== run A ==
==> flow/design.v <==
`timescale 1ns / 1ps
module scrambler
 #(parameter WIDTH = 32,
   parameter SEED = 7'b1111111)
  (input aclk,
   input aresetn,
   input [WIDTH-1:0] s_axis_tdata,
   input [3:0] s_axis_tuser,
   input s_axis_tvalid,
   output s_axis_tready,
   input s_axis_tlast,
   output reg [WIDTH-1:0] m_axis_tdata,
   output reg [3:0] m_axis_tuser,
   output reg m_axis_tvalid,
   input m_axis_tready,
   output reg m_axis_tlast);
  localparam TAIL_MASK = {{7{1'b0}}, {(WIDTH-7){1'b1}}};
  wire axis_tready_int = m_axis_tready;
  assign s_axis_tready = axis_tready_int;
  wire m_handshake = m_axis_tvalid && axis_tready_int;
  wire s_handshake = s_axis_tvalid && axis_tready_int;
  reg [6:0] lfsr;
  wire [WIDTH-1:0] fb;
  genvar i;
  generate
    for (i = 0; i < WIDTH; i = i + 1) begin : gen_feedback
      if (i < 4)
        assign fb[i] = lfsr[i+3] ^ lfsr[i];
      else if (i < 7)
        assign fb[i] = lfsr[i] ^ fb[i-4];
      else
        assign fb[i] = fb[i-7] ^ fb[i-4];
    end
  endgenerate
  always @(posedge aclk)
    if (~aresetn) begin
      m_axis_tdata <= {WIDTH{1'b0}};
      m_axis_tuser <= 4'h0;
      m_axis_tlast <= 1'b0;
      m_axis_tvalid <= 1'b0;
    end
    else if (s_handshake) begin
      if (s_axis_tlast)
        m_axis_tdata <= (s_axis_tdata ^ fb) & TAIL_MASK;
      else
        m_axis_tdata <= s_axis_tdata ^ fb;
      m_axis_tuser <= s_axis_tuser;
      m_axis_tlast <= s_axis_tlast;
      m_axis_tvalid <= 1'b1;
    end
    else if (m_handshake)
      m_axis_tvalid <= 1'b0;
  always @(posedge aclk)
    if (~aresetn)
      lfsr <= SEED;
    else if (s_handshake)
      lfsr <= fb[WIDTH-1:WIDTH-7];
endmodule
`timescale 1ns / 1ps
module encoder
 #(parameter WIDTH = 24)
  (input aclk,
   input aresetn,
   input [WIDTH-1:0] s_axis_tdata,
   input [3:0] s_axis_tuser,
   input s_axis_tvalid,
   output s_axis_tready,
   input s_axis_tlast,
   output reg [2*WIDTH-1:0] m_axis_tdata,
   output reg [3:0] m_axis_tuser,
   output reg m_axis_tvalid,
   input m_axis_tready,
   output reg m_axis_tlast);
  localparam HISTSIZE = 6;
  wire axis_tready_int = m_axis_tready;
  assign s_axis_tready = axis_tready_int;
  wire m_handshake = m_axis_tvalid && axis_tready_int;
  wire s_handshake = s_axis_tvalid && axis_tready_int;
  reg [2*WIDTH-1:0] m_axis_tdata_int;
  wire [WIDTH-1:0] g0;
  wire [WIDTH-1:0] g1;
  wire [2*WIDTH-1:0] hr;
  wire [2*WIDTH-1:0] tfr;
  wire [2*WIDTH-1:0] ttr;
  reg [HISTSIZE-1:0] history;
  wire [WIDTH+HISTSIZE-1:0] operand = {s_axis_tdata, history};
  genvar i;
  generate
    for (i = 0; i < WIDTH; i = i + 1) begin : gen_poly
      assign g0[i] = operand[i+6] ^ operand[i+4] ^ operand[i+3] ^ operand[i+1] ^ operand[i];
      assign g1[i] = g0[i] ^ operand[i+5] ^ operand[i+1];
    end
    for (i = 0; i < 2*WIDTH-1; i = i + 2) begin : gen_half_rate
      assign hr[i]   = g0[i/2];
      assign hr[i+1] = g1[i/2];
    end
    for (i = 0; i < 3*WIDTH/2-2; i = i + 3) begin : gen_two_thirds
      assign ttr[i]   = g0[2*(i/3)];
      assign ttr[i+1] = g1[2*(i/3)];
      assign ttr[i+2] = g0[2*(i/3)+1];
    end
    for (i = 0; i < 4*WIDTH/3-3; i = i + 4) begin : gen_three_fourths
      assign tfr[i]   = g0[i-i/4];
      assign tfr[i+1] = g1[i-i/4];
      assign tfr[i+2] = g0[i-i/4+1];
      assign tfr[i+3] = g1[i-i/4+2];
    end
  endgenerate
  assign ttr[2*WIDTH-1:3*WIDTH/2] = 0;
  assign tfr[2*WIDTH-1:4*WIDTH/3] = 0;
  always @*
    case (s_axis_tuser)
      4'b1111, 4'b0111, 4'b1011, 4'b0011:
        m_axis_tdata_int = tfr;
      4'b0001:
        m_axis_tdata_int = ttr;
      default:
        m_axis_tdata_int = hr;
    endcase
  always @(posedge aclk)
    if (~aresetn) begin
      m_axis_tdata <= {2*WIDTH{1'b0}};
      m_axis_tuser <= 4'h0;
      m_axis_tlast <= 1'b0;
      m_axis_tvalid <= 1'b0;
    end
    else if (s_handshake) begin
      m_axis_tdata <= m_axis_tdata_int;
      m_axis_tuser <= s_axis_tuser;
      m_axis_tlast <= s_axis_tlast;
      m_axis_tvalid <= 1'b1;
    end
    else if (m_handshake)
      m_axis_tvalid <= 1'b0;
  always @(posedge aclk)
    if (~aresetn)
      history <= {HISTSIZE{1'b0}};
    else if (s_handshake)
      history <= s_axis_tdata[WIDTH-1:WIDTH-HISTSIZE];
endmodule
`timescale 1ns / 1ps
module system
  #(parameter WIDTH = 24)
   (input aclk,
    input aresetn,
    input [WIDTH-1:0] s_axis_tdata,
    input s_axis_tvalid,
    output s_axis_tready,
    input s_axis_tlast,
    input [3:0] s_axis_tuser,
    output [2*WIDTH-1:0] m_axis_tdata,
    output m_axis_tvalid,
    input m_axis_tready,
    output m_axis_tlast,
    output [3:0] m_axis_tuser);
    localparam SEED = 7'b1011101;
    wire [WIDTH-1:0] s2e_tdata;
    wire s2e_tvalid;
    wire s2e_tready;
    wire s2e_tlast;
    wire [3:0] s2e_tuser;
    scrambler #(.WIDTH(WIDTH), .SEED(SEED)) scrambler_i(
        .aclk(aclk),
        .aresetn(aresetn),
        .s_axis_tdata(s_axis_tdata),
        .s_axis_tvalid(s_axis_tvalid),
        .s_axis_tready(s_axis_tready),
        .s_axis_tuser(s_axis_tuser),
        .s_axis_tlast(s_axis_tlast),
        .m_axis_tdata(s2e_tdata),
        .m_axis_tvalid(s2e_tvalid),
        .m_axis_tready(s2e_tready),
        .m_axis_tuser(s2e_tuser),
        .m_axis_tlast(s2e_tlast)
    );
    encoder #(.WIDTH(WIDTH)) encoder_i(
        .aclk(aclk),
        .aresetn(aresetn),
        .s_axis_tdata(s2e_tdata),
        .s_axis_tvalid(s2e_tvalid),
        .s_axis_tready(s2e_tready),
        .s_axis_tuser(s2e_tuser),
        .s_axis_tlast(s2e_tlast),
        .m_axis_tdata(m_axis_tdata),
        .m_axis_tvalid(m_axis_tvalid),
        .m_axis_tready(m_axis_tready),
        .m_axis_tuser(m_axis_tuser),
        .m_axis_tlast(m_axis_tlast)
    );
endmodule
==> flow/config.mk <==
export PLATFORM = sky130hd
export DESIGN_NAME = system
export DESIGN_NICKNAME = system
export VERILOG_FILES = /design/flow/design.v
export SDC_FILE = /design/flow/constraint.sdc
export NUM_CORES = 4
export LEC_CHECK = 0
export CAP_MARGIN = 40
export CORE_ASPECT_RATIO = 0.5
export CORE_MARGIN = 2
export CORE_UTILIZATION = 56
export CTS_CLUSTER_DIAMETER = 287
export CTS_CLUSTER_SIZE = 87
export PLACE_DENSITY = 0.35
export SETUP_SLACK_MARGIN = 1.05
export SLEW_MARGIN = 20
export TNS_END_PERCENT = 15
==> flow/constraint.sdc <==
create_clock -name core_clock -period 4.0 [get_ports {aclk}]
set_input_delay 0.8000 -clock core_clock [delete_from_list [all_inputs] [get_ports {aclk}]]
set_output_delay 0.8000 -clock core_clock [all_outputs]
set_load 0.01 [all_outputs]
run.sh (not shown) runs the stock make flow with config.mk's settings and CLKGATE_MAP_FILE=.
Changes in run B relative to run A:
==> flow/config.mk <==
export PLATFORM = sky130hd
export DESIGN_NAME = system
export DESIGN_NICKNAME = system
export VERILOG_FILES = /design/flow/design.v
export SDC_FILE = /design/flow/constraint.sdc
export NUM_CORES = 4
export LEC_CHECK = 0
export CAP_MARGIN = 40
export CORE_MARGIN = 2
export CORE_UTILIZATION = 66
export HOLD_SLACK_MARGIN = 0.3
export SLEW_MARGIN = 20
==> flow/constraint.sdc <==
create_clock -name core_clock -period 1.67 [get_ports {aclk}]
set_input_delay 0.3340 -clock core_clock [delete_from_list [all_inputs] [get_ports {aclk}]]
set_output_delay 0.3340 -clock core_clock [all_outputs]
set_load 0.01 [all_outputs]
Run B did not run to completion, as it errored out during 5_1_grt.
Run A completed; timing, DRC and antenna clean
Summary of run B over run A: die extent in y went up 29%, total number of placement rows went up 8, clock tree buffer depth held, post-cts resize count went up 86, die size went down 15%.
Number of cells after detailed placement: run B > run A
Relative to run A, initial cell density of the core increased by 10 points in run B.
> inputs changed (run B -> run C)
-- flow/config.mk --
<<< run B, line 8
export CAP_MARGIN = 40
>>> run C, line 8
export ABC_AREA = 0
export CAP_MARGIN = 20
<<< run B, line 11
export HOLD_SLACK_MARGIN = 0.3
>>> run C, line 12
export HOLD_SLACK_MARGIN = 0.29
<<< run B, line 13
>>> run C, line 14
export TNS_END_PERCENT = 5
==> flow/constraint.sdc <==
create_clock -name core_clock -period 1.7 [get_ports {aclk}]
set_input_delay 0.3400 -clock core_clock [delete_from_list [all_inputs] [get_ports {aclk}]]
set_output_delay 0.3400 -clock core_clock [all_outputs]
set_load 0.01 [all_outputs]
In run C, the placed cell count came out 1.4% below the value in run B. Going from run B to run C, worst setup slack before clock tree synthesis down 0.012 ns, count of mapped cells out of synthesis barely changed, register share after synthesis held, final weighted congestion in routability-driven placement lower. | fraction of registers with async set/reset | run C vs run B | ≈ equal |. Relative to run B, setup fix buffers added after clock tree synthesis has decreased by 7 in run C. From the logs: run C reached the end of the flow and failed the layout checks with setup timing. Diff run B..run C | cell count in the Yosys report | unchanged. Diff run B..run C | area of the die | unchanged.
Edits applied to the flow inputs when going from run C to run D:
-- flow/config.mk --
<<< run C, line 8
export ABC_AREA = 0
>>> run D, line 8
export ABC_AREA = 1
<<< run C, line 11
export CORE_UTILIZATION = 66
>>> run D, line 11
export CORE_UTILIZATION = 68
export CTS_CLUSTER_SIZE = 40
<<< run C, line 14
export TNS_END_PERCENT = 5
>>> run D, line 15
==> flow/constraint.sdc <==
create_clock -name core_clock -period 1.58 [get_ports {aclk}]
set_input_delay 0.3160 -clock core_clock [delete_from_list [all_inputs] [get_ports {aclk}]]
set_output_delay 0.3160 -clock core_clock [all_outputs]
set_load 0.01 [all_outputs]
Results
Run D: aborted in 4_1_cts (tool error)
| post-synthesis cell count from yosys | run D vs run C | 45% higher |
Post-synthesis share of cell area spent on xor and xnor gates ended up 16 points lower on run D than on run C.
In the reports for run D and run C, the larger area after synthesis belongs to run D.
Higher complex-gate fraction of the synthesized area was reported by run C, not run D.
Cmp run D vs run C: post-placement worst setup slack higher in run D
Total die area went down slightly going from run C to run D.
Compared with run C, run D shows a number of instances in the synthesized netlist that is 45% higher.
From run C to run D the numbers moved as follows: yosys-reported design area after synthesis rose by 1.5%; count of state elements after synthesis comparable.
[inputs] run E vs run D
-- flow/config.mk --
<<< run D, line 8
export ABC_AREA = 1
>>> run E, line 8
<<< run D, line 11
export CORE_UTILIZATION = 68
export CTS_CLUSTER_SIZE = 40
export HOLD_SLACK_MARGIN = 0.29
>>> run E, line 10
export CORE_UTILIZATION = 66
==> flow/constraint.sdc <==
create_clock -name core_clock -period 2.34 [get_ports {aclk}]
set_input_delay 0.4680 -clock core_clock [delete_from_list [all_inputs] [get_ports {aclk}]]
set_output_delay 0.4680 -clock core_clock [all_outputs]
set_load 0.01 [all_outputs]
Run E | stages: all done | timing, DRC, antenna: all pass
Comparing run E with run D, the total of buffers placed on input and output ports came out essentially unchanged.
Comparing run E and run D, half-perimeter wire length after detailed placement is lower on run E.
Between run E and run D, post-synthesis share of cell area spent on xor and xnor gates is lower for run D, run E comes in above that.
Run E vs run D: total cell area reported by yosys after synthesis down slightly
The area after synthesis in run E was lower than what run D gave.
Area of the placeable core, run E and run D: lower on run D
In run E the synthesized cell count turned out 275 lower than in run D.
Number of distinct library cells after synthesis (higher): run E
